==> design/flow/design.v <==
module fifo_sync #(
    parameter DATA_WIDTH = 8,
    parameter DEPTH      = 16
)(
    input  wire                  clk,
    input  wire                  rst,
    input  wire                  wr_en,
    input  wire [DATA_WIDTH-1:0] din,
    output wire                  full,
    input  wire                  rd_en,
    output reg  [DATA_WIDTH-1:0] dout,
    output wire                  empty
);
    localparam ADDR_WIDTH = $clog2(DEPTH);
    reg [DATA_WIDTH-1:0]   mem [0:DEPTH-1];
    reg [ADDR_WIDTH-1:0]   wr_ptr;
    reg [ADDR_WIDTH-1:0]   rd_ptr;
    reg [ADDR_WIDTH:0]     count;
    assign full  = (count == DEPTH);
    assign empty = (count == 0);
    always @(posedge clk) begin
        if (rst)
            wr_ptr <= 0;
        else if (wr_en && !full) begin
            mem[wr_ptr]                 <= din;
            wr_ptr                      <= wr_ptr + 1'b1;
        end
    end
    always @(posedge clk) begin
        if (rst) begin
            rd_ptr <= 0;
            dout   <= 0;
        end else if (rd_en && !empty) begin
            dout   <= mem[rd_ptr];
            rd_ptr <= rd_ptr + 1'b1;
        end
    end
    always @(posedge clk) begin
        if (rst) count <= 0;
        else begin
            case ({wr_en && !full, rd_en && !empty})
                2'b10: count <= count + 1'b1;    
                2'b01: count <= count - 1'b1;    
                2'b11: count <= count;           
                default: count <= count;         
            endcase
        end
    end
endmodule
module uart_rx #(
    parameter integer CLOCK_FREQ = 125_000_000,
    parameter integer BAUD_RATE  = 1_953_125  
)(
    input  wire        clk,
    input  wire        rst,
    input  wire        rx,
    output reg  [7:0]  data_out,
    output reg         data_valid
);
    localparam integer TICKS_16X = CLOCK_FREQ / (BAUD_RATE * 16);
    localparam IDLE  = 2'b00;
    localparam START = 2'b01;
    localparam DATA  = 2'b10;
    localparam STOP  = 2'b11;
    reg [1:0]  current_state, next_state;
    reg [31:0] tick_cnt;
    reg [3:0]  sample_cnt;  
    reg [2:0]  bit_cnt;
    reg [7:0]  shift_reg;
    reg [1:0]  rx_sync;
    always @(posedge clk) begin
        if (rst) rx_sync <= 2'b11;
        else     rx_sync <= {rx_sync[0], rx};
    end
    wire rx_s = rx_sync[1];
    always @(posedge clk) begin
        if (rst) current_state <= IDLE;
        else     current_state <= next_state;
    end
    wire tick_done = (tick_cnt == TICKS_16X - 1);
    always @(*) begin
        next_state = current_state;
        case (current_state)
            IDLE: begin
                if (rx_s == 1'b0)  next_state = START;                   
            end
            START: begin
                if (tick_done && sample_cnt == 7 && rx_s == 1'b1)
                    next_state = IDLE;
                else if (tick_done && sample_cnt == 15)
                    next_state = DATA;  
            end
            DATA: begin
                if (tick_done && sample_cnt == 15 && bit_cnt == 7)
                    next_state = STOP;  
            end
            STOP: begin
                if (tick_done && sample_cnt == 15)
                    next_state = IDLE;  
            end
        endcase
    end
    always @(posedge clk) begin
        if (rst) begin
            tick_cnt   <= 0;
            sample_cnt <= 0;
            bit_cnt    <= 0;
            shift_reg  <= 8'b00;
            data_valid <= 1'b0;
            data_out   <= 8'b0;
        end else begin
            data_valid <= 1'b0;
            if (tick_cnt < TICKS_16X - 1) begin
                tick_cnt <= tick_cnt + 1;
            end else begin
                tick_cnt <= 0;
                case (current_state)
                    IDLE: begin
                        sample_cnt <= 0;
                        bit_cnt    <= 0;
                    end
                    START: begin
                        if (sample_cnt == 15) sample_cnt <= 0;
                        else                  sample_cnt <= sample_cnt + 1;
                    end
                    DATA: begin
                        if (sample_cnt == 7) begin
                            shift_reg[bit_cnt] <= rx_s;
                        end
                        if (sample_cnt == 15) begin
                            sample_cnt <= 0;
                            if (bit_cnt == 7) bit_cnt <= 0;
                            else              bit_cnt <= bit_cnt + 1;
                        end else begin
                            sample_cnt <= sample_cnt + 1;
                        end
                    end
                    STOP: begin
                        if (sample_cnt == 15) begin
                            sample_cnt <= 0;
                            data_out   <= shift_reg;
                            data_valid <= 1'b1;
                        end else begin
                            sample_cnt <= sample_cnt + 1;
                        end
                    end
                endcase
            end
        end
    end
endmodule
module uart_tx #(
    parameter integer CLOCK_FREQ = 125_000_000,
    parameter integer BAUD_RATE  = 1_953_125  
)(
    input  wire       clk,
    input  wire       rst,
    input  wire [7:0] data_in,
    input  wire       data_valid,
    output reg        tx,
    output reg        tx_ready
);
    localparam integer TICKS_PER_BIT = CLOCK_FREQ / BAUD_RATE;
    localparam IDLE     = 1'b0;
    localparam ACTIVE   = 1'b1;
    reg         current_state, next_state;
    reg [31:0]  tick_cnt;
    reg [3:0]   bit_cnt;      
    reg [9:0]   tx_frame;
    wire        bit_done;
    always @(posedge clk) begin
        if (rst)    current_state <= IDLE;
        else        current_state <= next_state;
    end
    always @(*) begin
        next_state = current_state;
        case (current_state)
            IDLE:   if (data_valid) next_state = ACTIVE;
            ACTIVE: if (bit_done)   next_state = (bit_cnt == 9) ? IDLE : ACTIVE;
        endcase
    end
    always @(posedge clk) begin
        if (rst) begin
            tx         <= 1'b1;
            tx_ready   <= 1'b1;
        end else begin
            case (current_state)
                IDLE: begin
                    tx       <= 1'b1;  
                    tx_ready <= 1'b1;
                    if (data_valid) begin
                        tx_frame <= {1'b1, data_in, 1'b0};
                        tx       <= 1'b0; 
                        bit_cnt  <= 0;
                        tick_cnt <= 0;
                        tx_ready <= 1'b0;
                    end
                end
                ACTIVE: begin
                    if (bit_done) begin
                        tick_cnt <= 0;
                        if (bit_cnt == 9) begin
                            tx      <= 1'b1; 
                        end else begin
                            tx      <= tx_frame[bit_cnt + 1];
                            bit_cnt <= bit_cnt + 1;
                        end
                    end else begin
                        tick_cnt    <= tick_cnt + 1;
                    end
                end
            endcase
        end
    end
    assign bit_done = (tick_cnt == TICKS_PER_BIT - 1);
endmodule
module protocol_handler(
    input wire          clk,
    input wire          rst,
    output reg          rx_rd,
    input  wire         rx_empty,
    input  wire [7:0]   rx_data,
    output reg          tx_wr,
    input  wire         tx_full,
    output reg [7:0]    tx_data,
    input wire          card_OK,     
    input wire [31:0]   UID,         
    input wire          dispensing_active, 
    output reg [4:0]    dispenser_start,
    output reg [3:0]    count_A, count_B, count_C, count_D, count_E,
    input  wire [4:0]   input_ir,
    output reg          led1
);
    localparam CMD_MAX = 32;
    localparam IDLE       = 3'd0;
    localparam FETCH      = 3'd1;
    localparam WAIT_RX    = 3'd2;
    localparam PROCESS    = 3'd3;
    localparam RESPOND    = 3'd4;
    localparam TRANSMIT   = 3'd5;
    localparam WAIT_TX    = 3'd6;
    localparam RFID_SEND  = 3'd7;
    reg [2:0] current_state, next_state;
    reg       system_authorized;          
    reg       session_captured;           
    reg [31:0] session_uid;
    reg       disp_active_prev;
    reg [7:0] rx_buf [0:CMD_MAX-1];
    reg [7:0] tx_buf [0:CMD_MAX-1];
    reg [5:0] rx_len;
    reg [5:0] tx_len;
    reg [5:0] tx_idx;
    wire [7:0] rx_upper = (rx_data >= 8'h61 && rx_data <= 8'h7A) ? (rx_data - 8'h20) : rx_data;
    localparam LOCKOUT   = 200_000;    
    localparam BLINK_BIT = 11;         
    reg [$clog2(LOCKOUT+1)-1:0] lockout_cnt;
    reg [BLINK_BIT:0] blink_timer;
    always @(posedge clk) begin
        if (rst) begin
            current_state    <= IDLE;
            disp_active_prev <= 1'b0;
        end else begin
            current_state    <= next_state;
            disp_active_prev <= dispensing_active;
        end
    end
    always @(*) begin
        next_state = current_state;
        if (card_OK && system_authorized && !session_captured && lockout_cnt == 0 && current_state == IDLE) begin
            next_state = RFID_SEND;
        end 
        else if (disp_active_prev && !dispensing_active && current_state == IDLE) begin
            next_state = RESPOND;
        end
        else begin
            case (current_state)
                IDLE:
                    if (!rx_empty) next_state = FETCH;
                FETCH:
                    next_state = WAIT_RX;
                WAIT_RX:
                    next_state = PROCESS;
                PROCESS: begin
                    if (rx_len == 0 && (rx_upper <= 8'h20)) next_state = IDLE;
                    else if (rx_upper == 8'h0A || rx_upper == 8'h0D) begin
                        if (rx_len == 1 && rx_buf[0] == "T") next_state = RFID_SEND;
                        else next_state = RESPOND;
                    end
                    else if (rx_len >= CMD_MAX) next_state = IDLE;
                    else next_state = IDLE;
                end
                RESPOND:
                    if (tx_len > 0) next_state = TRANSMIT;
                    else            next_state = IDLE;
                RFID_SEND:
                    next_state = TRANSMIT;
                TRANSMIT: begin
                    if (tx_idx < tx_len) begin
                        if (!tx_full) next_state = WAIT_TX;
                        else          next_state = TRANSMIT;
                    end else begin
                        next_state = IDLE;
                    end
                end
                WAIT_TX:
                    next_state = TRANSMIT;
                default: next_state = IDLE;
            endcase
        end
    end
    always @(posedge clk) begin
        if (rst) begin
            rx_rd             <= 1'b0;
            tx_wr             <= 1'b0;
            rx_len            <= 6'd0;
            tx_len            <= 6'd0;
            tx_idx            <= 6'd0;
            system_authorized <= 1'b0;
            session_captured  <= 1'b0;
            led1              <= 1'b0;
            lockout_cnt       <= 0;
            blink_timer       <= 0;
            session_uid       <= 32'h0;
            dispenser_start   <= 5'b00000;
            count_A           <= 4'd0;
            count_B           <= 4'd0;
            count_C           <= 4'd0;
            count_D           <= 4'd0;
            count_E           <= 4'd0;
        end else begin
            rx_rd <= 1'b0;
            tx_wr <= 1'b0;
            if (!system_authorized) begin
                led1        <= 1'b0;
                blink_timer <= 0;
            end else begin
                blink_timer <= blink_timer + 1'b1;
                if (session_captured) begin
                    led1 <= 1'b1;            
                end else begin
                    led1 <= blink_timer[BLINK_BIT];  
                end
            end
            if (lockout_cnt > 0) lockout_cnt <= lockout_cnt - 1;
            case (next_state)
                FETCH: begin
                    rx_rd <= 1'b1;
                end
                PROCESS: begin
                    if (current_state == WAIT_RX) begin
                        if (rx_len < CMD_MAX && rx_upper > 8'h20 && rx_upper != 8'h0A && rx_upper != 8'h0D) begin
                            rx_buf[rx_len] <= rx_upper;
                            rx_len         <= rx_len + 1'b1;
                        end
                    end
                end
                RESPOND: begin
                    tx_len          <= 0;
                    tx_idx          <= 0;
                    dispenser_start <= 5'b00000;
                    if (disp_active_prev && !dispensing_active) begin
						tx_buf[0] <= "D"; 
						tx_buf[1] <= "O"; 
						tx_buf[2] <= "N"; 
						tx_buf[3] <= "E"; 
						tx_buf[4] <= 8'h0A;
						tx_len    <= 5;
                    end
                    else if (rx_len == 5 && rx_buf[0] == "S" && rx_buf[1] == "T" && rx_buf[2] == "A" && rx_buf[3] == "R" && rx_buf[4] == "T") begin
                        system_authorized <= 1'b1;
                        session_captured  <= 1'b0;
                        session_uid       <= 32'h0;
                    end
                    else if (rx_len == 3 && rx_buf[0] == "E" && rx_buf[1] == "N" && rx_buf[2] == "D") begin
						system_authorized <= 1'b0;
						session_captured  <= 1'b0;
						session_uid       <= 32'h0;
						tx_buf[0] <= "S"; 
						tx_buf[1] <= "T"; 
						tx_buf[2] <= "K"; 
						tx_buf[3] <= ":";
						tx_buf[4] <= input_ir[4] ? 8'h31 : 8'h30;
						tx_buf[5] <= input_ir[3] ? 8'h31 : 8'h30;
						tx_buf[6] <= input_ir[2] ? 8'h31 : 8'h30;
						tx_buf[7] <= input_ir[1] ? 8'h31 : 8'h30;
						tx_buf[8] <= input_ir[0] ? 8'h31 : 8'h30;
						tx_buf[9] <= 8'h0A;
						tx_len    <= 10;
                    end
                    else if (system_authorized) begin
                        if (rx_len == 4 && rx_buf[0] == "P" && rx_buf[1] == "I" && rx_buf[2] == "N" && rx_buf[3] == "G") begin
							tx_buf[0] <= "P"; 
							tx_buf[1] <= "O"; 
							tx_buf[2] <= "N"; 
							tx_buf[3] <= "G"; 
							tx_buf[4] <= 8'h0A;
							tx_len    <= 5;
                        end
                        else if (rx_len == 14 && rx_buf[0] == "M" && rx_buf[1] == "E" && rx_buf[2] == "D" && !dispensing_active) begin
							count_A <= rx_buf[5] - 8'h30; 
							count_B <= rx_buf[7] - 8'h30; 
							count_C <= rx_buf[9] - 8'h30;
							count_D <= rx_buf[11] - 8'h30; 
							count_E <= rx_buf[13] - 8'h30;
							if (rx_buf[5]  > 8'h30) dispenser_start[0] <= 1'b1;
							if (rx_buf[7]  > 8'h30) dispenser_start[1] <= 1'b1;
							if (rx_buf[9]  > 8'h30) dispenser_start[2] <= 1'b1;
							if (rx_buf[11] > 8'h30) dispenser_start[3] <= 1'b1;
							if (rx_buf[13] > 8'h30) dispenser_start[4] <= 1'b1;
							tx_buf[0] <= "D"; 
							tx_buf[1] <= "I"; 
							tx_buf[2] <= "S"; 
							tx_buf[3] <= "P"; 
							tx_buf[4] <= "E"; 
							tx_buf[5] <= "N";
							tx_buf[6] <= "S"; 
							tx_buf[7] <= "I"; 
							tx_buf[8] <= "N"; 
							tx_buf[9] <= "G"; 
							tx_buf[10]<= "."; 
							tx_buf[11]<= ".";
							tx_buf[12]<= "."; 
							tx_buf[13]<= 8'h0A;
							tx_len    <= 14;
                        end else begin
                            tx_buf[0] <= "E"; tx_buf[1] <= "R"; tx_buf[2] <= "R"; tx_buf[3] <= 8'h0A;
                            tx_len    <= 4;
                        end
                    end
                    rx_len <= 6'd0;
                end
                RFID_SEND: begin
					session_captured 	<= 1'b1;  
					session_uid      	<= UID;
					tx_buf[0] 			<= "P"; 
					tx_buf[1] 			<= "I"; 
					tx_buf[2] 			<= "D"; 
					tx_buf[3] 			<= ":";
					tx_buf[4] 			<= UID[31:24]; 
					tx_buf[5] 			<= UID[23:16]; 
					tx_buf[6] 			<= UID[15:8]; 
					tx_buf[7] 			<= UID[7:0];
					tx_buf[8] 			<= 8'h0A;
					tx_len    			<= 9;
					tx_idx    			<= 0;
					rx_len    			<= 0;
					lockout_cnt 		<= LOCKOUT;
                end
                WAIT_TX: begin
                    tx_data <= tx_buf[tx_idx];
                    tx_wr   <= 1'b1;
                    tx_idx  <= tx_idx + 1'b1;
                end 
            endcase
        end
    end
endmodule
module uart_controller (
    input  wire         clk,
    input  wire         rst,
    input  wire         rx,
    output wire         tx,
    output wire         led1,
    input  wire [31:0]  UID,
    input  wire         card_OK,
    input  wire [4:0]   ir_status,
    input  wire         dispensing_active,
    output wire [4:0]   dispenser_start,
    output wire [3:0]   count_A, count_B, count_C, count_D, count_E
);
    wire [7:0]  rx_data_raw;
    wire        rx_valid_raw;
    wire [7:0]  rx_fifo_dout;
    wire        rx_fifo_empty;
    wire        rx_fifo_rd;
    wire [7:0]  tx_fifo_din;
    wire        tx_fifo_full;
    wire        tx_wr_en;
    wire [7:0]  tx_fifo_dout;
    wire        tx_fifo_empty;   
    wire        tx_ready;
    reg [1:0] current_state, next_state;
    reg        tx_fifo_rd;     
    reg        tx_data_valid;  
    localparam IDLE       = 2'b00;
    localparam FETCH_FIFO = 2'b01;
    localparam SEND_UART  = 2'b10;
    localparam WAIT_ACK   = 2'b11; 
    always @(posedge clk) begin
        if (rst)    current_state <= IDLE;
        else        current_state <= next_state;
    end
    always @(*) begin
        next_state = current_state;
        case (current_state)
            IDLE: begin
                if (!tx_fifo_empty && tx_ready) next_state = FETCH_FIFO;
            end
            FETCH_FIFO: begin
                next_state = SEND_UART;
            end
            SEND_UART: begin
                next_state = WAIT_ACK;
            end
            WAIT_ACK: begin
                if (!tx_ready) next_state = IDLE;
            end
            default: next_state = IDLE;
        endcase
    end
    always @(posedge clk) begin
        if (rst) begin
            tx_fifo_rd     <= 1'b0;
            tx_data_valid  <= 1'b0;
        end else begin
            tx_fifo_rd     <= 1'b0;
            tx_data_valid  <= 1'b0;
            case (next_state)
                FETCH_FIFO: begin
                    tx_fifo_rd    <= 1'b1; 
                end
                SEND_UART: begin
                    tx_data_valid <= 1'b1; 
                end
            endcase
        end
    end
    uart_rx u_rx (
        .clk        (clk), 
        .rst        (rst), 
        .rx         (rx),
        .data_out   (rx_data_raw), 
        .data_valid (rx_valid_raw)
    );
    fifo_sync rx_fifo (
        .clk        (clk), 
        .rst        (rst),
        .wr_en      (rx_valid_raw), 
        .din        (rx_data_raw),
        .rd_en      (rx_fifo_rd), 
        .dout       (rx_fifo_dout), 
        .empty      (rx_fifo_empty),
        .full       () 
    );
    protocol_handler handler (
        .clk        (clk), 
        .rst        (rst),
        .rx_rd      (rx_fifo_rd), 
        .rx_empty   (rx_fifo_empty), 
        .rx_data    (rx_fifo_dout),
        .tx_wr      (tx_wr_en), 
        .tx_full    (tx_fifo_full), 
        .tx_data    (tx_fifo_din),
        .led1       (led1), 
        .card_OK    (card_OK),
        .UID        (UID),
        .input_ir   (ir_status),
        .dispensing_active      (dispensing_active),
        .dispenser_start        (dispenser_start),
        .count_A                (count_A),
        .count_B                (count_B),
        .count_C                (count_C),
        .count_D                (count_D),
        .count_E                (count_E)
    );
    fifo_sync tx_fifo (
        .clk        (clk), 
        .rst        (rst),
        .wr_en      (tx_wr_en), 
        .din        (tx_fifo_din),
        .rd_en      (tx_fifo_rd), 
        .dout       (tx_fifo_dout), 
        .empty      (tx_fifo_empty),
        .full       (tx_fifo_full)
    );
    uart_tx u_tx (
        .clk        (clk), 
        .rst        (rst),
        .data_in    (tx_fifo_dout), 
        .data_valid (tx_data_valid),
        .tx         (tx), 
        .tx_ready   (tx_ready)
    );
endmodule
module spi_master #(
    parameter DATA_WIDTH = 16,      
    parameter CLK_DIV    = 32,      
    parameter CPOL       = 0,       
    parameter CPHA       = 0,       
    parameter LSB_FIRST  = 0,        
    parameter LEAD_TICKS = 15,
    parameter LAG_TICKS  = 15
)(
    input  wire                   clk,
    input  wire                   rst,
    input  wire                   start,
    input  wire [DATA_WIDTH-1:0]  tx_data,
    output reg  [DATA_WIDTH-1:0]  rx_data,
    output reg                    busy,
    output reg                    sclk,
    output reg                    mosi,
    input  wire                   miso,
    output reg                    cs_n
);
    reg [$clog2(CLK_DIV)-1:0]   clk_cnt;
    reg [$clog2(DATA_WIDTH):0]  bit_cnt;
    reg [DATA_WIDTH-1:0]        shift_reg;
    reg [1:0]                   miso_sync; 
    localparam IDLE     = 2'b00;
    localparam LEAD_IN  = 2'b01;
    localparam TRANSFER = 2'b10;
    localparam DONE     = 2'b11;
    reg [1:0] state;
    always @(posedge clk) miso_sync <= {miso_sync[0], miso};
    wire sample_edge = (CPHA == 0); 
    always @(posedge clk) begin
        if (rst) begin
            state     <= IDLE;
            sclk      <= CPOL;
            cs_n      <= 1;
            mosi      <= 0;
            rx_data   <= 0;
            bit_cnt   <= 0;
            clk_cnt   <= 0;
            shift_reg <= 0;
            busy      <= 0;
        end else begin
            case (state)
                IDLE: begin
                    cs_n    <= 1;
                    sclk    <= CPOL;
                    busy    <= 0;
                    clk_cnt <= 0;
                    if (start) begin
                        state     <= LEAD_IN;
                        shift_reg <= tx_data;
                        busy      <= 1;
                    end
                end
                LEAD_IN: begin
                    cs_n    <= 0;
                    clk_cnt <= clk_cnt + 1;
                    mosi    <= LSB_FIRST ? shift_reg[0] : shift_reg[DATA_WIDTH-1];
                    if (clk_cnt == LEAD_TICKS) begin
                        state   <= TRANSFER;
                        bit_cnt <= DATA_WIDTH;
                        clk_cnt <= 0;
                    end
                end
                TRANSFER: begin
                    if (bit_cnt > 0) begin
                        clk_cnt <= clk_cnt + 1;
                        if (clk_cnt == CLK_DIV/2 - 1) begin
                            sclk <= ~sclk;
                            if (sample_edge) begin
                                shift_reg <= LSB_FIRST ? {miso_sync[1], shift_reg[DATA_WIDTH-1:1]} : {shift_reg[DATA_WIDTH-2:0], miso_sync[1]};
                            end else begin
                                mosi <= LSB_FIRST ? shift_reg[0] : shift_reg[DATA_WIDTH-1];
                            end
                        end 
                        else if (clk_cnt == CLK_DIV - 1) begin
                            sclk    <= ~sclk;
                            clk_cnt <= 0;
                            bit_cnt <= bit_cnt - 1;
                            if (sample_edge) begin
                                if (bit_cnt > 1) 
                                    mosi <= LSB_FIRST ? shift_reg[0] : shift_reg[DATA_WIDTH-1];
                            end else begin
                                shift_reg <= LSB_FIRST ? {miso_sync[1], shift_reg[DATA_WIDTH-1:1]} : {shift_reg[DATA_WIDTH-2:0], miso_sync[1]};
                            end
                        end
                    end else begin
                        state   <= DONE;
                        clk_cnt <= 0;
                        rx_data <= shift_reg;
                    end
                end
                DONE: begin
                    clk_cnt <= clk_cnt + 1;
                    if (clk_cnt == LAG_TICKS) begin
                        cs_n    <= 1;
                        sclk    <= CPOL;
                        state   <= IDLE;
                    end
                end
            endcase
        end
    end
endmodule
module rc522 (
    input               clk,             
    input               rst,           
    input               miso,            
    output              sclk,            
    output              mosi,            
    output              cs_n,            
    output reg          nrst_pd,             
    output reg [31:0]   UID,             
    output reg          card_OK          
);
 localparam  	CommandReg              = 8'h01 << 1,    
                ComIEnReg               = 8'h02 << 1,    
                DivIEnReg               = 8'h03 << 1,    
                ComIrqReg               = 8'h04 << 1,    
                DivIrqReg               = 8'h05 << 1,    
                ErrorReg                = 8'h06 << 1,    
                Status1Reg              = 8'h07 << 1,    
                Status2Reg              = 8'h08 << 1,    
                FIFODataReg             = 8'h09 << 1,    
                FIFOLevelReg            = 8'h0A << 1,    
                WaterLevelReg           = 8'h0B << 1,    
                ControlReg              = 8'h0C << 1,    
                BitFramingReg           = 8'h0D << 1,    
                CollReg                 = 8'h0E << 1,    
                ModeReg                 = 8'h11 << 1,    
                TxModeReg               = 8'h12 << 1,    
                RxModeReg               = 8'h13 << 1,    
                TxControlReg            = 8'h14 << 1,    
                TxASKReg                = 8'h15 << 1,    
                TxSelReg                = 8'h16 << 1,    
                RxSelReg                = 8'h17 << 1,    
                RxThresholdReg          = 8'h18 << 1,    
                DemodReg                = 8'h19 << 1,    
                MfTxReg                 = 8'h1C << 1,    
                MfRxReg                 = 8'h1D << 1,    
                SerialSpeedReg          = 8'h1F << 1,    
                CRCResultRegH           = 8'h21 << 1,    
                CRCResultRegL           = 8'h22 << 1,
                ModWidthReg             = 8'h24 << 1,    
                RFCfgReg                = 8'h26 << 1,    
                GsNReg                  = 8'h27 << 1,    
                CWGsPReg                = 8'h28 << 1,    
                ModGsPReg               = 8'h29 << 1,    
                TModeReg                = 8'h2A << 1,    
                TPrescalerReg           = 8'h2B << 1,    
                TReloadRegH             = 8'h2C << 1,    
                TReloadRegL             = 8'h2D << 1,
                TCounterValueRegH       = 8'h2E << 1,    
                TCounterValueRegL       = 8'h2F << 1,
                TestSel1Reg             = 8'h31 << 1,    
                TestSel2Reg             = 8'h32 << 1,    
                TestPinEnReg            = 8'h33 << 1,    
                TestPinValueReg         = 8'h34 << 1,    
                TestBusReg              = 8'h35 << 1,    
                AutoTestReg             = 8'h36 << 1,    
                VersionReg              = 8'h37 << 1,    
                AnalogTestReg           = 8'h38 << 1,    
                TestDAC1Reg             = 8'h39 << 1,    
                TestDAC2Reg             = 8'h3A << 1,    
                TestADCReg              = 8'h3B << 1;    
    localparam  PCD_Idle                = 8'h00,         
                PCD_Mem                 = 8'h01,         
                PCD_GenerateRandomID    = 8'h02,         
                PCD_CalcCRC             = 8'h03,         
                PCD_Transmit            = 8'h04,         
                PCD_NoCmdChange         = 8'h07,         
                PCD_Receive             = 8'h08,         
                PCD_Transceive          = 8'h0C,         
                PCD_MFAuthent           = 8'h0E,         
                PCD_SoftReset           = 8'h0F;         
    localparam  PICC_CMD_REQA           = 8'h26,         
                PICC_CMD_WUPA          = 8'h52,          
		PICC_CMD_CT            = 8'h88,          
                PICC_CMD_SEL_CL1       = 8'h93,          
                PICC_CMD_SEL_CL2       = 8'h95,          
                UltraPICC_CMD_SEL_CL3       = 8'h97,          
		PICC_CMD_HLTA          = 8'h50,          
                PICC_CMD_RATS          = 8'hE0,          
                PICC_CMD_MF_AUTH_KEY_A = 8'h60,          
                PICC_CMD_MF_AUTH_KEY_B = 8'h61,          
                PICC_CMD_MF_READ       = 8'h30,          
                PICC_CMD_MF_WRITE      = 8'hA0,          
                PICC_CMD_MF_DECREMENT  = 8'hC0,          
                PICC_CMD_MF_INCREMENT  = 8'hC1,          
                PICC_CMD_MF_RESTORE    = 8'hC2,          
                PICC_CMD_MF_TRANSFER   = 8'hB0,          
                PICC_CMD_UL_WRITE      = 8'hA2;          
    reg         spi_start;  
    reg [15:0]  data_tx;    
    wire [15:0] data_rx;    
    wire        spi_busy;	 
    reg         new_card;	 
    spi_master #(
        .DATA_WIDTH     (16),
        .CLK_DIV        (32),
        .CPOL           (0),
        .CPHA           (0),
        .LEAD_TICKS     (15),
        .LAG_TICKS      (15)
    ) spi_module (
        .clk            (clk),
        .rst            (rst),
        .start          (spi_start),
        .tx_data        (data_tx),
        .rx_data        (data_rx),
        .sclk           (sclk),
        .mosi           (mosi),
        .miso           (miso),
        .cs_n           (cs_n),
        .busy           (spi_busy)
    );
    localparam  STEP_BITS = 10;          
    reg [31:0]  cnt;					 
    reg [2:0]   cnt_2; 					 
    reg [7:0]   FIFOLevelReg_Value;	 
    reg [7:0]   BCC;					 
    reg [9:0] instr_step;  
    task spi_write;
        input [7:0] reg_addr;
        input [7:0] value;
        begin
            spi_start   <= 1;
            data_tx     <= {reg_addr, value};	 
        end										 
    endtask
    task spi_read;
        input [7:0] reg_addr;
        begin
            spi_start   <= 1;							 
            data_tx     <= {reg_addr | 8'h80, 8'h00};	 
        end
    endtask
    always @(posedge clk) begin
        if (rst) begin
            instr_step      <= 0;
            spi_start       <= 0;
            nrst_pd             <= 1;   				 
            UID             <= 32'h00000000;
            cnt             <= 0;
            cnt_2           <= 0;
            new_card        <= 0;
            card_OK         <= 0;
        end else begin													 
            if  (&cnt[4:0] && spi_start)                                     
                spi_start   <= 0;											
            if  (&cnt[STEP_BITS-1:0] && ~spi_busy) begin                              
                case (instr_step)											 
                    1:  nrst_pd <= 0;                                            
                    2:  nrst_pd <= 1;                                            
                    50: spi_write (TxModeReg,       8'h00);                  
                    51: spi_write (RxModeReg,       8'h00);                  
                    52: spi_write (ModWidthReg,     8'h26);                  
                    53: spi_write (TModeReg,        8'h80);                  
                    54: spi_write (TPrescalerReg,   8'hA9);            
                    55: spi_write (TReloadRegH,     8'h03);
                    56: spi_write (TReloadRegL,     8'hE8);
                    57: spi_write (TxASKReg,        8'h40);                  
                    58: spi_write (ModeReg,         8'h3D);                  
                    59: spi_read  (TxControlReg);							 
                    60: spi_write (TxControlReg,    8'h03 | data_rx[7:0]);        
                    62: spi_write (CommandReg,      PCD_Idle);               
                    63: spi_write (ComIrqReg,       8'h7F);                  
                    64: spi_write (FIFOLevelReg,    8'h80);                  
                    65: spi_write (FIFODataReg,     PICC_CMD_REQA);          
                    66: spi_write (BitFramingReg,   8'h07);                  
                    67: spi_write (CommandReg,      PCD_Transceive);         
                    68: spi_write (BitFramingReg,   8'h87);                  
                    70: spi_read  (ComIrqReg);                               
                    71: if (data_rx[5])                                      
                            new_card <= 1;
                    73: spi_write (FIFOLevelReg,    8'h80);                  
                    74: spi_write (FIFODataReg,     PICC_CMD_SEL_CL1);       
                    75: spi_write (FIFODataReg,     8'h20);
                    76: spi_write (BitFramingReg,   8'h00);                  
                    77: spi_write (CommandReg,      PCD_Transceive);         
                    78: spi_write (BitFramingReg,   8'h80);                  
                    83: spi_read  (FIFOLevelReg);
                    84: FIFOLevelReg_Value <= data_rx[7:0];
                    85: spi_read  (FIFODataReg);
                    86: UID[31:24] <= data_rx[7:0];
                    87: spi_read  (FIFODataReg);
                    88: UID[23:16] <= data_rx[7:0];
                    89: spi_read  (FIFODataReg);
                    90: UID[15:8] <= data_rx[7:0];
                    91: spi_read  (FIFODataReg);
                    92: UID[7:0] <= data_rx[7:0];
                    93: spi_read  (FIFODataReg);
                    94: BCC <= data_rx[7:0];                                     
                    95: new_card <= 0;
                    96: if ((FIFOLevelReg_Value == 5) && (BCC == (UID[31:24] ^ UID[23:16] ^ UID[15:8] ^ UID[7:0])))
                            card_OK <= 1;
                    97: card_OK <= 0;
                endcase
                if (instr_step == 72 && ~new_card) begin  
                    cnt_2 <= cnt_2 + 1;
                    if (cnt_2 == 5) begin
                        cnt_2 <= 0;
                        instr_step <= 62;
                    end else
                        instr_step <= 70;
                end else if (instr_step == 501)
                    instr_step <= 62;
                else
                    instr_step <= instr_step + 1;
            end
            cnt <= cnt + 1;
        end
    end
endmodule
module servo_fsm_unit (
    input  wire clk,             
    input  wire rst,             
    input  wire start_trigger,   
    input  wire [3:0] num_turns, 
    output reg  pwm_out,
    output reg  busy            
);
    localparam FRAME_COUNT = 200;        
    localparam MIN_PULSE   = 20;         
    localparam MAX_PULSE   = 101;        
    localparam STEP        = 5;          
    localparam ONE_SEC     = 2_000;      
    localparam ST_IDLE       = 3'b000;
    localparam ST_PAUSE_LOW  = 3'b001;  
    localparam ST_SWEEP_UP   = 3'b010;
    localparam ST_PAUSE_HIGH = 3'b011;  
    localparam ST_SWEEP_DOWN = 3'b100;
    localparam ST_CHECK      = 3'b101;
    reg [2:0]  state;
    reg [$clog2(FRAME_COUNT)-1:0] counter;
    reg [$clog2(FRAME_COUNT)-1:0] pulse_width;
    reg [3:0]  current_turn;
    reg [$clog2(ONE_SEC)-1:0] wait_counter; 
    reg start_reg;
    wire start_edge = (start_trigger && !start_reg);
    always @(posedge clk) begin
        if (rst) begin
            state <= ST_IDLE;
            counter <= 0;
            pulse_width <= MIN_PULSE;
            current_turn <= 0;
            pwm_out <= 0;
            busy <= 0;
            start_reg <= 0;
            wait_counter <= 0;
        end else begin
            start_reg <= start_trigger;
            if (counter >= FRAME_COUNT - 1) counter <= 0;
            else counter <= counter + 1;
            pwm_out <= (counter < pulse_width);
            case (state)
                ST_IDLE: begin
                    busy <= 0;
                    current_turn <= 0;
                    pulse_width <= MIN_PULSE;
                    if (start_edge && num_turns > 0) begin
                        state <= ST_PAUSE_LOW;
                        busy <= 1;
                        wait_counter <= 0;
                    end
                end
                ST_PAUSE_LOW: begin
                    pulse_width <= MIN_PULSE;
                    if (wait_counter >= ONE_SEC - 1) begin
                        state <= ST_SWEEP_UP;
                        wait_counter <= 0;
                    end else begin
                        wait_counter <= wait_counter + 1;
                    end
                end
                ST_SWEEP_UP: begin
                    if (counter == 0) begin 
                        if (pulse_width >= MAX_PULSE) begin
                            state <= ST_PAUSE_HIGH;
                            wait_counter <= 0;
                        end else begin
                            pulse_width <= pulse_width + STEP;
                        end
                    end
                end
                ST_PAUSE_HIGH: begin
                    pulse_width <= MAX_PULSE;
                    if (wait_counter >= ONE_SEC - 1) begin
                        state <= ST_SWEEP_DOWN;
                        wait_counter <= 0;
                    end else begin
                        wait_counter <= wait_counter + 1;
                    end
                end
                ST_SWEEP_DOWN: begin
                    if (counter == 0) begin
                        if (pulse_width <= MIN_PULSE) begin
                            state <= ST_CHECK;
                        end else begin
                            pulse_width <= pulse_width - STEP;
                        end
                    end
                end
                ST_CHECK: begin
                    if (current_turn + 1 >= num_turns) begin
                        state <= ST_IDLE;
                    end else begin
                        current_turn <= current_turn + 1;
                        state <= ST_PAUSE_LOW;
                        wait_counter <= 0;
                    end
                end
                default: state <= ST_IDLE;
            endcase
        end
    end
endmodule
module servo_fsm_unit_anticlockwise (
    input  wire clk,             
    input  wire rst,             
    input  wire start_trigger,   
    input  wire [3:0] num_turns, 
    output reg  pwm_out,
    output reg  busy            
);
    localparam FRAME_COUNT = 200;        
    localparam MIN_PULSE   = 20;         
    localparam START_PULSE = 98;         
    localparam STEP        = 5;          
    localparam ONE_SEC     = 2_000;      
    localparam ST_IDLE        = 3'b000;
    localparam ST_PAUSE_START = 3'b001;  
    localparam ST_SWEEP_DOWN  = 3'b010;  
    localparam ST_PAUSE_MIN   = 3'b011;  
    localparam ST_SWEEP_UP    = 3'b100;  
    localparam ST_CHECK       = 3'b101;
    reg [2:0]  state;
    reg [$clog2(FRAME_COUNT)-1:0] counter;
    reg [$clog2(FRAME_COUNT)-1:0] pulse_width;
    reg [3:0]  current_turn;
    reg [$clog2(ONE_SEC)-1:0] wait_counter; 
    reg start_reg;
    wire start_edge = (start_trigger && !start_reg);
    always @(posedge clk) begin
        if (rst) begin
            state <= ST_IDLE;
            counter <= 0;
            pulse_width <= START_PULSE; 
            current_turn <= 0;
            pwm_out <= 0;
            busy <= 0;
            start_reg <= 0;
            wait_counter <= 0;
        end else begin
            start_reg <= start_trigger;
            if (counter >= FRAME_COUNT - 1) counter <= 0;
            else counter <= counter + 1;
            pwm_out <= (counter < pulse_width);
            case (state)
                ST_IDLE: begin
                    busy <= 0;
                    current_turn <= 0;
                    pulse_width <= START_PULSE; 
                    if (start_edge && num_turns > 0) begin
                        state <= ST_PAUSE_START;
                        busy <= 1;
                        wait_counter <= 0;
                    end
                end
                ST_PAUSE_START: begin
                    pulse_width <= START_PULSE;
                    if (wait_counter >= ONE_SEC - 1) begin
                        state <= ST_SWEEP_DOWN;
                        wait_counter <= 0;
                    end else begin
                        wait_counter <= wait_counter + 1;
                    end
                end
                ST_SWEEP_DOWN: begin
                    if (counter == 0) begin 
                        if (pulse_width <= MIN_PULSE) begin
                            state <= ST_PAUSE_MIN;
                            wait_counter <= 0;
                        end else begin
                            pulse_width <= pulse_width - STEP;
                        end
                    end
                end
                ST_PAUSE_MIN: begin
                    pulse_width <= MIN_PULSE;
                    if (wait_counter >= ONE_SEC - 1) begin
                        state <= ST_SWEEP_UP;
                        wait_counter <= 0;
                    end else begin
                        wait_counter <= wait_counter + 1;
                    end
                end
                ST_SWEEP_UP: begin
                    if (counter == 0) begin
                        if (pulse_width >= START_PULSE) begin
                            state <= ST_CHECK;
                        end else begin
                            pulse_width <= pulse_width + STEP;
                        end
                    end
                end
                ST_CHECK: begin
                    if (current_turn + 1 >= num_turns) begin
                        state <= ST_IDLE;
                    end else begin
                        current_turn <= current_turn + 1;
                        state <= ST_PAUSE_START; 
                        wait_counter <= 0;
                    end
                end
                default: state <= ST_IDLE;
            endcase
        end
    end
endmodule
module system_top (
    input  wire         clk, 
    input  wire         rst,
    input  wire         rx,
    output wire         tx,
    input  wire         miso,
    output wire         sclk,
    output wire         mosi,
    output wire         cs_n,
    output wire         nrst_pd,
    output wire [4:0]   pwm_servos,  
    input  wire [4:0]   input_ir,
	output wire [4:0] led_busy,
	output wire         led1, led2
);
    wire [31:0] UID;
    wire        card_OK;
    wire [4:0] disp_start;
    wire [3:0] s_count [0:4];   
    wire [4:0] busy_servo;
    wire dispensing_active = |busy_servo;
    assign led2     = dispensing_active;
	assign led_busy = busy_servo;
    rc522 rfid_inst (
        .clk            (clk),
        .rst            (rst),
        .miso           (miso),
        .sclk           (sclk),
        .mosi           (mosi),
        .cs_n           (cs_n),
        .nrst_pd        (nrst_pd),
        .UID            (UID),
        .card_OK        (card_OK)
    );
    wire [3:0] count_A, count_B, count_C, count_D, count_E;
    assign s_count[0] = count_A;
    assign s_count[1] = count_B;
    assign s_count[2] = count_C;
    assign s_count[3] = count_D;
    assign s_count[4] = count_E;
    uart_controller comm_inst(
        .clk            (clk),
        .rst            (rst),
        .rx             (rx),
        .tx             (tx),
        .led1           (led1),
        .UID            (UID),
        .card_OK        (card_OK),
        .ir_status      (input_ir),
        .dispensing_active  (dispensing_active),
        .dispenser_start    (disp_start),
        .count_A        (count_A),
        .count_B        (count_B),
        .count_C        (count_C),
        .count_D        (count_D),
        .count_E        (count_E)
    );
    genvar i;
    generate
        for (i = 1; i < 5; i = i + 1) begin: servo_dispensers
            servo_fsm_unit servo_inst1(
                .clk            (clk),
                .rst            (rst),
                .start_trigger  (disp_start[i]),
                .num_turns      (s_count[i]),
                .pwm_out        (pwm_servos[i]),
                .busy           (busy_servo[i])
            );
        end
    endgenerate
	servo_fsm_unit_anticlockwise servo_inst2(
		.clk            (clk),
		.rst            (rst),
		.start_trigger  (disp_start[0]),
		.num_turns      (s_count[0]),
		.pwm_out        (pwm_servos[0]),
		.busy           (busy_servo[0])
	);
endmodule
==> design/flow/run.sh <==
#!/bin/bash
# the make line also repeats each setting of config.mk as NAME=value (left out here)
make -C /OpenROAD-flow-scripts/flow DESIGN_CONFIG=/design/flow/config.mk WORK_HOME=/design/flow/orfs CLKGATE_MAP_FILE= finish
==> design/flow/config.mk <==
export PLATFORM = sky130hd
export DESIGN_NAME = system_top
export DESIGN_NICKNAME = system_top
export VERILOG_FILES = /design/flow/design.v
export SDC_FILE = /design/flow/constraint.sdc
export NUM_CORES = 4
export LEC_CHECK = 0
export CAP_MARGIN = 20
export CORE_MARGIN = 2
export CORE_UTILIZATION = 72
export HOLD_SLACK_MARGIN = -0.1
export SLEW_MARGIN = 20
==> design/flow/constraint.sdc <==
create_clock -name core_clock -period 2.71 [get_ports {clk}]
set_input_delay 0.5420 -clock core_clock [delete_from_list [all_inputs] [get_ports {clk}]]
set_output_delay 0.5420 -clock core_clock [all_outputs]
set_load 0.01 [all_outputs]
==> Slide: Implementation Results, run 1 <==
Physical Implementation Snapshot

Final timing
  • Final Setup Violations: 271
  • Post-route minimum period: 3.22 ns
  • Final Max Tran Viols: 0
  • Endpoints failing hold: 0
  • RSZ-0062 raised after global routing: yes
  • Slew headroom: 32.3%
  • Period Utilization, post-route: 119%
  • Skew final: about 0.024 ns
  • Worst-Margin Slew: between 1 and 1.5 ns
  • Final worst slack: -0.505 ns
  • TNS Setup: -56.75 ns
  • Max Fclk: 311 MHz

CTS
  • Root buffer cell: clkbuf_16
  • CTS tree: yes
  • Hold-fix buffers at CTS: 0
  • TritonCTS Buffers: ~95
  • Clk ins delay skew pair: approximately 0.67 ns
  • Clk slew on worst S/H paths: 0.06 ns
  • Clk buf depth: 3
  • H-tree Lvls: 3
  • Clk sink count: approximately 980

Floorplanning
  • I/O pins: 26
  • Die Height: 250 µm
  • Die Area: 62,700 µm²
  • Width of the die: 250 µm
  • Fp util: 72.6%
  • Std-Cell Rows: 90
  • Core area: 60,200 µm²

Drt
  • DRC: 0
  • Antenna diodes: 0
  • Vias/cell: around 6.4
  • Routed Antenna Nets: 0
  • DR vias: 33.2k
  • DRT iter0 DRCs: 3,215
  • First-pass iteration count of the detailed router: 8
  • Routed wire length: 112,000 µm
  • WL/cell: 21.7 µm

Synthesis
  • Synth unique cells: 90
  • Post-synth seq share: 55.7%
  • Yosys chip area: 43,700 µm²
  • Flops out of synthesis: 980
  • Cell count after synthesis: 3,981
  • AND/OR/NAND/NOR Cells, Area Fraction: 15.9%
  • AO/OA Area Share: a little under 10%
  • Ys flop type: dfxtp_1
  • Syn Area/Cell: around 11 µm²
  • Cell area leaders: edfxtp_1 (33%), dfxtp_1 (23%), ha_1 (4.6%)
  • Yosys cell count: 3,981
  • Area fraction of the dominant cell type after synthesis: 32.6%
  • Mux cell area share: 6.32%
  • Top cells by count: dfxtp_1 (506), edfxtp_1 (474), nor2_1 (469)
  • Synth warnings: about 160
  • Yosys top cell by instances: dfxtp_1
  • Synth Area in Adders: about 4.9%
  • Largest area contributor in the netlist: edfxtp_1
  • Top logic family: simple AND/OR/NAND/NOR gates
  • Post-synth EDFFs: 474
  • Post-synth ARST share: 0%
  • Area fraction in xor and xnor cells: 4.31%
  • Netlist area before placement: between 40,000 and 50,000 µm²

Placement
  • GP Congestion: 0.879
  • Cells after DPL: 4,913
  • I/O Buffers: 25
  • Dpl hpwl: 69,300 µm

Power
  • Int Power: 23.9 mW
  • Power per Cell Area: roughly 600 nW/µm²
  • Comb pwr: 1.36 mW
  • Peak VDD IR: 0.680 mV
  • Pwr top: sequential cells
  • Net switching power: 6.77 mW
  • Sequential share of power: 51.4%
  • Seq pwr: 15.7 mW
  • Switch share: between 20% and 30%
  • Comb power frac: about 4.5%
  • Power Clock: between 10 and 15 mW
  • Clock Power Share: between 40 and 50%
  • Static leakage: 19.3 nW

Worst setup path
  • Worst R2R End: comm_inst.handler.tx_buf[9][2]
  • Critical path cell sequence: or4_4 > or2_4 > o2111a_2 > buf_6 > nand4_1 > o211a_1 > buf_4 > buf_4 > nand3_1 > or4_1 > inv_1
  • Critical R2R Launch: comm_inst.rx_fifo.dout[1]
  • Crit path DAT: between 3 and 4 ns
  • Slowest-stage cell, CP: or4_1
  • Crit path buf inv count: 4
  • Max incr delay on CP: 0.55 ns
  • Worst endpoint required time: around 3.1 ns
  • Worst R2R Setup Slack: -0.51 ns
  • Delay-heaviest family, CP: simple AND/OR/NAND/NOR gates
  • FF-to-FF path depth: 11
  • Crit end category: flop
  • Worst Path Class, Setup: flop to flop
  • CP Capture Point: comm_inst.handler.tx_buf[9][2]
  • CP Max Fanout: 4
  • Cell mode on critical path: buf_4
  • Startpoint types: flop
  • WP depth: 11
  • CP startpoint: comm_inst.rx_fifo.dout[1]

GRT
  • All-Layer GR Usage: 33.9%
  • Grt ovf: 0
  • First-pass GRT wire length: 170,000 µm
  • Antenna violations before repair: 2
  • Vias in the first global route: 32.8k
  • Largest net degree at the start of global routing: 81

Worst hold path
  • Min-delay src: rst
  • Type of the tightest min-delay check: primary input to flop
  • WHS Path Cells: 2
  • Hold path endpoint: comm_inst.rx_fifo.dout[0]

Layout
  • P&R area growth vs syn: 18.2%
  • Layout Cells excl Fill: 5,150
  • Final Util: 85.8%
  • Final #Nets: ~4.5k
  • Layout fillers: around 2.9k

Job
  • Tool warnings: 60
  • Max Cap Viol: 0

Run status
  • Fail Reasons: negative setup slack
  • Status: complete, but fails checks
[per-stage QoR]
step	cell area, µm²	worst slack (ns)	power, mW	hold WS [ns]
CTS	50400	-0.428	30.5	0.164
detailed placement	46800	-0.564	17.3	0.325
finish	51700	-0.505	30.6	0.192
global route	51700	-0.550	31.4	0.177
floorplan	44100	-0.998	16.8	0.310
global placement	46800	-0.449	17.2	0.319
[final cells by class]
| type | count | area (µm²) | area share [%] |
|---|---|---|---|
| well taps | 782 | 978 | 1.89 |
| multi-input cells | 2695 | 19200 | 37.2 |
| clock buffers | 142 | 2760 | 5.34 |
| flip-flops and latches | 980 | 24400 | 47.2 |
| clock inverters | 38 | 443 | 0.857 |
| repair buffers | 351 | 3270 | 6.32 |
| inverters | 162 | 618 | 1.20 |
[metal layers]
layer | track usage, % | wire [µm] | share of wire, %
met5 | 0 | 27 | 0.024
met4 | 15.0 | 4870 | 4.3
met3 | 4.54 | 8000 | 7.2
met2 | 60.0 | 57000 | 51
met1 | 41.6 | 42000 | 38
[timing repair]
item                                    in CTS  in global routing
gates resized                               53                212
gates cloned                                 3                  7
endpoints found under the setup margin     286                320
buffers inserted                            11                 40
pin swaps                                   17                 63
==> inputs of run 2 (changes only) <==
CORE_UTILIZATION = 57   (was 72)
CTS_CLUSTER_SIZE = 43   (was not set)
HOLD_SLACK_MARGIN = not set   (was -0.1)
clock period = 2.04 ns   (was 2.71 ns; I/O delays follow)
==> run 2 against run 1 <==
Effect of this change: the layout still fails its checks (negative setup slack); register-to-register slack got worse by 0.64 ns; utilization fell by 13 points; synthesized cell count did not move; critical path depth fell by 1; clock skew barely moved; combinational power rose by about 40%; count of clock-buffer cells in the layout fell by 7; highest routed layer is now met4.
==> Slide: Implementation Results, run 2 <==
Physical Implementation Snapshot

Run status
  • Status: complete, but fails checks
  • Fail Reasons: negative setup slack

Power
  • Power Clock: 18.1 mW (+34%)
  • Power, Total: 40.9 mW (+34%)
  • Switch share: 21.7% (-0.42 points)
  • Peak VDD IR: 0.971 mV (+43%)
  • Net switching power: 8.87 mW (+31%)
  • Clock Power Share: 44.4% (+0.2 points)
  • Comb pwr: 1.91 mW (+40%)
  • Comb power frac: 4.7% (+0.2 points)
  • Int Power: 32.0 mW (+34%)
  • Pwr top: sequential cells
  • Seq pwr: 20.9 mW (+33%)
  • Static leakage: 21.1 nW (+9.1%)
  • Power per Cell Area: 740 nW/µm² (+25%)
  • Sequential share of power: 51.0% (-0.4 points)

Worst hold path
  • WHS Path Cells: 1 (-1)
  • Hold path endpoint: rfid_inst.spi_module.miso_sync[0]
  • Min-delay src: miso
  • Type of the tightest min-delay check: primary input to flop

Synthesis
  • Yosys chip area: 43,700 µm² (unchanged)
  • Post-synth EDFFs: 474 (unchanged)
  • Syn Area/Cell: 11.0 µm² (unchanged)
  • Flops out of synthesis: 980 (unchanged)
  • Synth unique cells: 90 (unchanged)
  • Synth Area in Adders: 4.93% (unchanged)
  • Cell area leaders: edfxtp_1 (33%), dfxtp_1 (23%), ha_1 (4.6%)
  • Netlist area before placement: 43,700 µm² (unchanged)
  • Area fraction in xor and xnor cells: 4.31% (unchanged)
  • Top cells by count: dfxtp_1 (506), edfxtp_1 (474), nor2_1 (469)
  • Yosys cell count: 3,981 (unchanged)
  • Cell count after synthesis: 3,981 (unchanged)
  • Largest area contributor in the netlist: edfxtp_1
  • Synth warnings: 155 (unchanged)
  • Area fraction of the dominant cell type after synthesis: 32.6% (unchanged)
  • Top logic family: simple AND/OR/NAND/NOR gates
  • Yosys top cell by instances: dfxtp_1
  • Post-synth ARST share: 0% (unchanged)
  • Post-synth seq share: 55.7% (unchanged)
  • AO/OA Area Share: 9.81% (unchanged)
  • AND/OR/NAND/NOR Cells, Area Fraction: 15.9% (unchanged)
  • Mux cell area share: 6.32% (unchanged)
  • Ys flop type: dfxtp_1

GRT
  • Grt ovf: 0 (unchanged)
  • All-Layer GR Usage: 26.3% (-7.6 points)
  • First-pass GRT wire length: 168,000 µm (-1.1%)
  • Antenna violations before repair: 0 (-2)
  • Largest net degree at the start of global routing: 59 (-27%)
  • Vias in the first global route: 33.0k (+0.65%)

Worst setup path
  • Worst R2R End: comm_inst.handler.tx_buf[5][0]
  • CP Capture Point: comm_inst.handler.tx_buf[5][0]
  • Critical path cell sequence: or4_4 > or2_4 > o2111a_2 > and3_4 > or3_4 > and3_4 > buf_6 > a211oi_4 > buf_6 > clkbuf_16
  • Crit path DAT: 3.55 ns (-0.03 ns)
  • Crit path buf inv count: 3 (-1)
  • Worst endpoint required time: 2.41 ns (-0.66 ns)
  • Max incr delay on CP: 0.54 ns (about the same)
  • Startpoint types: flop
  • CP Max Fanout: 7 (+3)
  • Worst Path Class, Setup: flop to flop
  • WP depth: 10 (-1)
  • Critical R2R Launch: comm_inst.rx_fifo.dout[1]
  • Worst R2R Setup Slack: -1.14 ns (-0.64 ns)
  • Delay-heaviest family, CP: simple AND/OR/NAND/NOR gates
  • FF-to-FF path depth: 10 (-1)
  • Crit end category: flop
  • CP startpoint: comm_inst.rx_fifo.dout[1]
  • Slowest-stage cell, CP: or4_4

Floorplanning
  • Die Height: 281 µm (+12%)
  • Core area: 75,900 µm² (+26%)
  • Fp util: 57.6% (-15 points)
  • Std-Cell Rows: 101 (+12%)
  • Width of the die: 281 µm (+12%)
  • Die Area: 78,900 µm² (+26%)
  • I/O pins: 26 (unchanged)

CTS
  • Clk slew on worst S/H paths: 0.06 ns (about the same)
  • CTS tree: yes
  • TritonCTS Buffers: 101 (+6.3%)
  • Root buffer cell: clkbuf_16
  • Clk ins delay skew pair: 0.67 ns (about the same)
  • Clk buf depth: 3 (unchanged)
  • H-tree Lvls: 3 (unchanged)
  • Clk sink count: 980 (unchanged)

Final timing
  • Final Setup Violations: 724 (+170%)
  • Worst-Margin Slew: 0.922 ns (-0.0905 ns)
  • TNS Setup: -374.49 ns (-317.74 ns)
  • Slew headroom: 38.3% (+6.1 points)
  • Skew final: 0.0247 ns (+0.000230 ns)
  • Final Max Tran Viols: 0 (unchanged)
  • Period Utilization, post-route: 156% (+37 points)
  • Endpoints failing hold: 0 (unchanged)
  • WHS: 0.204 ns (+0.0121 ns)
  • Final worst slack: -1.14 ns (-0.638 ns)
  • Post-route minimum period: 3.18 ns (-0.0323 ns)
  • RSZ-0062 raised after global routing: yes
  • Max Fclk: 314 MHz (+1.0%)

Placement
  • Cells after DPL: 5,477 (+11%)
  • GP Congestion: 0.908 (+3.2%)
  • Post-Place Setup Slack: -1.21 ns (-0.647 ns)
  • Dpl hpwl: 70,300 µm (+1.4%)
  • I/O Buffers: 25 (unchanged)

Drt
  • First-pass iteration count of the detailed router: 6 (-2)
  • WL/cell: 18.1 µm (-17%)
  • DRC: 0 (unchanged)
  • DR vias: 32.4k (-2.2%)
  • Vias/cell: 5.66 (-12%)
  • DRT iter0 DRCs: 2,287 (-29%)
  • Routed Antenna Nets: 0 (unchanged)
  • Routed wire length: 104,000 µm (-7.4%)

Job
  • Tool warnings: 60 (unchanged)
  • Max Cap Viol: 0 (unchanged)

Layout
  • Layout Cells excl Fill: 5,728 (+11%)
  • P&R area growth vs syn: 26.4%
  • Final #Nets: 4,788 (+7.3%)
## run 2: through the flow
step | area, µm² | utilization (%)
after floorplan | 44900 | -
after global placement | 50200 | 66.1
after detailed placement | 50200 | 66.1
after CTS | 54700 | 72.0
after global routing | 55200 | 72.7
final | 55200 | 72.7
## run 2: layout make-up
type / count / area [µm²]
Sequential cell: 980 / 24400
Fill cell: 5188 / 20700
Inverter: 162 / 641
Multi-Input combinational cell: 2695 / 19700
Clock inverter: 54 / 551
Timing Repair Buffer: 670 / 5920
Timing Repair inverter: 1 / 16.3
Clock buffer: 135 / 2750
Tap cell: 1030 / 1290
Antenna cell: 1 / 2.50
## run 2: layer usage
| layer | GRT usage [%] | share of wire, % | vias to the layer above |
|---|---|---|---|
| met5 | 0 | 0 | - |
| met4 | 6.10 | 2.1 | 0 |
| met3 | 3.54 | 4.3 | 172 |
| met2 | 46.5 | 50 | 710 |
| met1 | 34.2 | 43 | 15865 |
| li1 | - | - | 15669 |
## run 2: repair_timing
item                                   CTS  global route
pin swaps                               40            44
cloned                                  12             5
endpoints found under the hold margin    0             0
buffers inserted                        31            19
hold buffers                             0             0
gates resized                          158            89
setup endpoints to repair              738           842
==> inputs of run 3 (changes only) <==
CORE_UTILIZATION = 69   (was 57)
CTS_CLUSTER_SIZE = not set   (was 43)
clock period = 3.48 ns   (was 2.04 ns; I/O delays follow)
==> run 3 against run 2 <==
Effect of this change: now clean on timing, DRC and antenna; sequential cell count stayed put; cell count is 13% lower; count of clock-buffer cells in the layout is 2 higher; maximum frequency is 4.5% lower; sequential share of layout area is 6.1 points higher; sequential power is 41% lower; area after synthesis stayed put; die area is 17% lower; clock power is 44% lower; power is 44% lower; utilization is 4.4 points higher; critical endpoint is now comm_inst.handler.tx_buf[5][2]; largest cell class unchanged; largest power group unchanged; highest routed layer unchanged.
==> Slide: Implementation Results, run 3 <==
Physical Implementation Snapshot

Run status
  • Status: no timing/DRC/antenna violations

Final timing
  • RSZ-0062 raised after global routing: no
  • Final Max Tran Viols: 0 (unchanged)
  • Max Fclk: 300 MHz (-4.5%)
  • Skew final: 0.0171 ns (-0.00751 ns)
  • TNS Setup: 0 ns (+374.49 ns)
  • Post-route minimum period: 3.33 ns (+0.150 ns)
  • Final Setup Violations: 0 (-100%)
  • Worst-Margin Slew: 1.11 ns (+0.188 ns)
  • WHS: 0.355 ns (+0.151 ns)
  • Slew headroom: 25.9% (-12 points)
  • Endpoints failing hold: 0 (unchanged)
  • Period Utilization, post-route: 95.8% (-60 points)

Synthesis
  • Post-synth EDFFs: 474 (unchanged)
  • Flops out of synthesis: 980 (unchanged)
  • Area fraction in xor and xnor cells: 4.31% (unchanged)
  • Area fraction of the dominant cell type after synthesis: 32.6% (unchanged)
  • Cell count after synthesis: 3,981 (unchanged)
  • Post-synth ARST share: 0% (unchanged)
  • Top logic family: simple AND/OR/NAND/NOR gates
  • Synth warnings: 155 (unchanged)
  • Cell area leaders: edfxtp_1 (33%), dfxtp_1 (23%), ha_1 (4.6%)
  • Yosys top cell by instances: dfxtp_1
  • Synth Area in Adders: 4.93% (unchanged)
  • Netlist area before placement: 43,700 µm² (unchanged)
  • Yosys chip area: 43,700 µm² (unchanged)
  • Top cells by count: dfxtp_1 (506), edfxtp_1 (474), nor2_1 (469)
  • Yosys cell count: 3,981 (unchanged)
  • Syn Area/Cell: 11.0 µm² (unchanged)
  • Largest area contributor in the netlist: edfxtp_1
  • Mux cell area share: 6.32% (unchanged)
  • AND/OR/NAND/NOR Cells, Area Fraction: 15.9% (unchanged)
  • Ys flop type: dfxtp_1
  • Synth unique cells: 90 (unchanged)
  • Post-synth seq share: 55.7% (unchanged)
  • AO/OA Area Share: 9.81% (unchanged)

Power
  • Peak VDD IR: 0.447 mV (-54%)
  • Comb pwr: 0.748 mW (-61%)
  • Pwr top: sequential cells
  • Sequential share of power: 53.1% (+2.1 points)
  • Power Clock: 10.1 mW (-44%)
  • Clock Power Share: 43.7% (-0.7 points)
  • Int Power: 18.1 mW (-44%)
  • Seq pwr: 12.3 mW (-41%)
  • Switch share: 21.7% (-0.037 points)
  • Static leakage: 17.8 nW (-15%)
  • Net switching power: 5.00 mW (-44%)
  • Comb power frac: 3.2% (-1.5 points)
  • Power per Cell Area: 476 nW/µm² (-36%)

Worst setup path
  • Slowest-stage cell, CP: or4_1
  • Crit path buf inv count: 1 (-2)
  • CP Max Fanout: 15 (+8)
  • WP depth: 9 (-1)
  • Max incr delay on CP: 0.53 ns (about the same)
  • Worst endpoint required time: 3.88 ns (+1.47 ns)
  • Startpoint types: flop
  • Crit end category: flop
  • CP startpoint: comm_inst.rx_fifo.dout[2]
  • Crit path DAT: 3.74 ns (+0.19 ns)
  • Worst R2R End: comm_inst.handler.tx_buf[5][2]
  • Worst Path Class, Setup: flop to flop
  • Delay-heaviest family, CP: simple AND/OR/NAND/NOR gates
  • CP Capture Point: comm_inst.handler.tx_buf[5][2]
  • Critical path cell sequence: or4_1 > or2_1 > o2111a_2 > and3_4 > or3_1 > a31o_2 > inv_2 > nand2_1 > o21a_1
  • FF-to-FF path depth: 9 (-1)
  • Critical R2R Launch: comm_inst.rx_fifo.dout[2]
  • Worst R2R Setup Slack: 0.15 ns (+1.29 ns)

Worst hold path
  • Min-delay src: rfid_inst.spi_module.miso_sync[0]
  • Hold path endpoint: rfid_inst.spi_module.miso_sync[1]
  • Type of the tightest min-delay check: flop to flop
  • WHS Path Cells: 0 (-1)

CTS
  • Clk slew on worst S/H paths: 0.07 ns (about the same)
  • H-tree Lvls: 3 (unchanged)
  • Clk buf depth: 3 (unchanged)
  • TritonCTS Buffers: 95 (-5.9%)
  • Root buffer cell: clkbuf_16
  • Hold-fix buffers at CTS: 0 (unchanged)
  • Clk sink count: 980 (unchanged)
  • CTS tree: yes
  • Clk ins delay skew pair: 0.65 ns (-0.02 ns)

Placement
  • Dpl hpwl: 62,600 µm (-11%)
  • GP Congestion: 0.901 (-0.75%)
  • I/O Buffers: 25 (unchanged)

Job
  • Tool warnings: 62 (+3.3%)
  • Max Cap Viol: 0 (unchanged)

GRT
  • All-Layer GR Usage: 28.8% (+2.6 points)
  • Grt ovf: 0 (unchanged)
  • First-pass GRT wire length: 155,000 µm (-8.0%)
  • Antenna violations before repair: 0 (unchanged)
  • Largest net degree at the start of global routing: 126 (+110%)
  • Vias in the first global route: 30.2k (-8.5%)

Drt
  • Antenna diodes: 0 (-1)
  • WL/cell: 19.0 µm (+5.1%)
  • Routed wire length: 94,800 µm (-8.5%)
  • Vias/cell: 6.11 (+8.0%)
  • Routed Antenna Nets: 0 (unchanged)
  • DRC: 0 (unchanged)
  • First-pass iteration count of the detailed router: 6 (unchanged)
  • DRT iter0 DRCs: 2,922 (+28%)
  • DR vias: 30.5k (-6.0%)

Layout
  • Final Util: 77.1% (+4.4 points)
  • P&R area growth vs syn: 10.8%
  • Final #Nets: 4,237 (-12%)
  • Register Area: 24,400 µm² (-0.19%)
  • Layout fillers: 4,023 (-22%)
  • Logic area: 18,200 µm² (-7.3%)

Floorplanning
  • Width of the die: 256 µm (-9.0%)
  • I/O pins: 26 (unchanged)
  • Core area: 62,900 µm² (-17%)
  • Std-Cell Rows: 92 (-8.9%)
  • Die Height: 256 µm (-9.0%)
  • Die Area: 65,400 µm² (-17%)
  • Fp util: 69.6% (+12 points)
[run 3: final cells by class]
class / instances / share of cell area (%)
multi-input cells: 2694 / 37.6
clock buffers: 137 / 5.63
well taps: 846 / 2.18
repair buffers: 127 / 2.26
flip-flops and latches: 980 / 50.3
inverters: 162 / 1.26
clock inverters: 40 / 0.756
[run 3: layer usage]
metal | global-route usage, % | vias to the layer above | wire length (µm)
li1 | - | 14551 | -
met1 | 37.7 | 14726 | 39500
met2 | 49.8 | 1004 | 47300
met3 | 4.42 | 198 | 5680
met4 | 8.79 | 0 | 2310
met5 | 0 | - | 0
[run 3: through the flow]
stage                     power [mW]  setup slack, ns  area, µm²  instances
final                           23.1            0.147      48500       4986
after global routing            23.8          0.00639      48500       4986
after CTS                       23.2           0.0860      48400       4981
after detailed placement        13.2            0.162      45300       4804
after global placement          13.2            0.176      45300       4804
after floorplan                 13.0           -0.228      43900       4010
[run 3: repair_timing]
item / in CTS / in global routing
buffers inserted: 0 / 5
gates resized: 0 / 8
endpoints found under the setup margin: 0 / 61
==> inputs of run 4 (changes only) <==
ABC_AREA = 1   (was not set)
CELL_PAD_IN_SITES_DETAIL_PLACEMENT = 2   (was not set)
CELL_PAD_IN_SITES_GLOBAL_PLACEMENT = 1   (was not set)
CORE_UTILIZATION = 40   (was 69)
CTS_CLUSTER_SIZE = 59   (was not set)
GPL_ROUTABILITY_DRIVEN = 0   (was not set)
TNS_END_PERCENT = 10   (was not set)
clock period = 8.0 ns   (was 3.48 ns; I/O delays follow)
==> run 4 against run 3 <==
Effect of this change: still clean; utilization down 32 points; area after synthesis grew 1.5%; clock power down about 50%; first-iteration DRC count shrank 44%; critical path depth up 7; cell count grew 30%; wire length is 35% higher; global-route usage decreased by 6.1 points; critical path type unchanged; highest routed layer is now met5.
==> Slide: Implementation Results, run 4 <==
Physical Implementation Snapshot

Run status
  • Status: no timing/DRC/antenna violations

Final timing
  • Period Utilization, post-route: 56.1% (-40 points)
  • Worst-Margin Slew: 1.07 ns (-0.0432 ns)
  • Post-route minimum period: 4.49 ns (+1.16 ns)
  • Final Setup Violations: 0 (unchanged)
  • Skew final: 0.0172 ns (+0.0000958 ns)
  • RSZ-0062 raised after global routing: no
  • Slew headroom: 28.9% (+3.0 points)
  • TNS Setup: 0 ns (unchanged)

Power
  • Peak VDD IR: 0.154 mV (-66%)
  • Switch share: 22.5% (+0.87 points)
  • Static leakage: 19.1 nW (+7.1%)
  • Sequential share of power: 49.2% (-3.9 points)
  • Int Power: 8.40 mW (-54%)
  • Comb pwr: 0.453 mW (-39%)
  • Comb power frac: 4.2% (+1.0 points)
  • Power Clock: 5.05 mW (-50%)
  • Clock Power Share: 46.6% (+2.9 points)
  • Net switching power: 2.44 mW (-51%)
  • Seq pwr: 5.33 mW (-57%)
  • Power per Cell Area: 217 nW/µm² (-54%)

CTS
  • Root buffer cell: clkbuf_16
  • Clk buf depth: 3 (unchanged)
  • TritonCTS Buffers: 109 (+15%)
  • Hold-fix buffers at CTS: 0 (unchanged)
  • Post-CTS Setup Bufs: 0 (unchanged)
  • Clk ins delay skew pair: 0.70 ns (+0.05 ns)
  • Clk slew on worst S/H paths: 0.06 ns (about the same)
  • Clk sink count: 980 (unchanged)
  • CTS tree: yes
  • H-tree Lvls: 3 (unchanged)

Worst setup path
  • Max incr delay on CP: 0.75 ns (+0.22 ns)
  • Crit path DAT: 4.81 ns (+1.07 ns)
  • Critical path cell sequence: nand2_1 > inv_1 > nand2_1 > nand3_2 > nand3_1 > nand2_1 > inv_1 > nand2_1 > nor2_2 > nand4_1 > nand2_1 > a21oi_1 > nand3_1 > nand2_1 > nand3_1 > nor2_1
  • CP Capture Point: comm_inst.handler.tx_buf[4][1]
  • WP depth: 16 (+7)
  • Worst Path Class, Setup: flop to flop
  • Crit end category: flop
  • Critical R2R Launch: comm_inst.rx_fifo.dout[1]
  • FF-to-FF path depth: 16 (+7)
  • Startpoint types: flop
  • CP Max Fanout: 14 (-1)
  • Delay-heaviest family, CP: simple AND/OR/NAND/NOR gates
  • CP startpoint: comm_inst.rx_fifo.dout[1]
  • Worst R2R End: comm_inst.handler.tx_buf[4][1]
  • Worst R2R Setup Slack: 3.51 ns (+3.36 ns)
  • Crit path buf inv count: 2 (+1)

Drt
  • Routed Antenna Nets: 0 (unchanged)
  • WL/cell: 19.8 µm (+3.9%)
  • DRT iter0 DRCs: 1,630 (-44%)
  • DRC: 0 (unchanged)
  • DR vias: 34.5k (+13%)
  • First-pass iteration count of the detailed router: 7 (+1)
  • Vias/cell: 5.33 (-13%)

Layout
  • Final Util: 45.2% (-32 points)
  • P&R area growth vs syn: 12.4%
  • Final #Nets: 5,054 (+19%)
  • Layout fillers: 12.0k (+200%)
  • Final Instance Area: 49,900 µm² (+2.9%)

Floorplanning
  • Die Area: 114,000 µm² (+74%)
  • Core area: 110,000 µm² (+76%)
  • I/O pins: 26 (unchanged)
  • Fp util: 40.2% (-29 points)
  • Width of the die: 337 µm (+32%)
  • Die Height: 337 µm (+32%)

Synthesis
  • Largest area contributor in the netlist: edfxtp_1
  • Post-synth ARST share: 0% (unchanged)
  • Top logic family: simple AND/OR/NAND/NOR gates
  • Yosys cell count: 4,829 (+21%)
  • Area fraction of the dominant cell type after synthesis: 32.1% (-0.48 points)
  • Syn Area/Cell: 9.19 µm² (-16%)
  • Post-synth EDFFs: 474 (unchanged)
  • AO/OA Area Share: 12.9% (+3.1 points)
  • Ys flop type: dfxtp_1
  • Synth Area in Adders: 4.85% (-0.073 points)
  • Netlist area before placement: 44,400 µm² (+1.5%)
  • Mux cell area share: 0.541% (-5.8 points)
  • Area fraction in xor and xnor cells: 1.91% (-2.4 points)
  • Synth unique cells: 68 (-24%)
  • Yosys chip area: 44,400 µm² (+1.5%)
  • Cell count after synthesis: 4,829 (+21%)
  • Post-synth seq share: 54.9% (-0.83 points)
  • Flops out of synthesis: 980 (unchanged)
  • Synth warnings: 155 (unchanged)
  • Top cells by count: nor2_1 (660), inv_1 (638), nand2_1 (548)
  • Yosys top cell by instances: nor2_1
  • AND/OR/NAND/NOR Cells, Area Fraction: 18.0% (+2.1 points)

Placement
  • Dpl hpwl: 88,100 µm (+41%)
  • Dpl cell area: 46,200 µm² (+2.1%)
  • I/O Buffers: 25 (unchanged)

Job
  • Tool warnings: 58 (-6.5%)
  • Max Cap Viol: 0 (unchanged)

GRT
  • Grt ovf: 0 (unchanged)
  • First-pass GRT wire length: 207,000 µm (+34%)
  • Largest net degree at the start of global routing: 122 (-3.2%)
  • Vias in the first global route: 37.8k (+25%)
  • All-Layer GR Usage: 22.7% (-6.1 points)

Worst hold path
  • Min-delay src: rfid_inst.spi_module.miso_sync[0]
  • Type of the tightest min-delay check: flop to flop
  • Hold path endpoint: rfid_inst.spi_module.miso_sync[1]
  • WHS Path Cells: 0 (unchanged)
## run 4: per-stage QoR
stage          hold WS, ns  power, mW  cells  setup WS, ns
2_1_floorplan        0.310       5.76   4858          3.89
3_3_place_gp         0.316       5.88   6251          3.84
4_1_cts              0.335       11.0   6457          3.46
3_5_place_dp         0.321       5.90   6252          3.59
5_1_grt              0.340       11.3   6459          3.10
6_report             0.329       10.8   6460          3.51
## run 4: area by class of cell
type / count / area (µm²) / area share (%)
diodes: 1 / 2.50 / 0.00502
clock buffers: 158 / 3170 / 6.36
clock inverters: 47 / 417 / 0.835
inverters: 648 / 2440 / 4.89
multi-input cells: 3090 / 17100 / 34.4
flip-flops and latches: 980 / 24400 / 48.9
well taps: 1488 / 1860 / 3.73
repair buffers: 48 / 469 / 0.941
## run 4: layer usage
metal / wire length [µm] / GRT usage (%) / share of wire [%] / up-vias
li1: - / - / - / 16691
met1: 57100 / 29.0 / 45 / 17176
met2: 63700 / 40.1 / 50 / 392
met3: 3700 / 3.14 / 2.9 / 191
met4: 3110 / 6.26 / 2.4 / 2
met5: 8 / 0 / 0.0063 / -
Power and IR drop assume default switching activity.
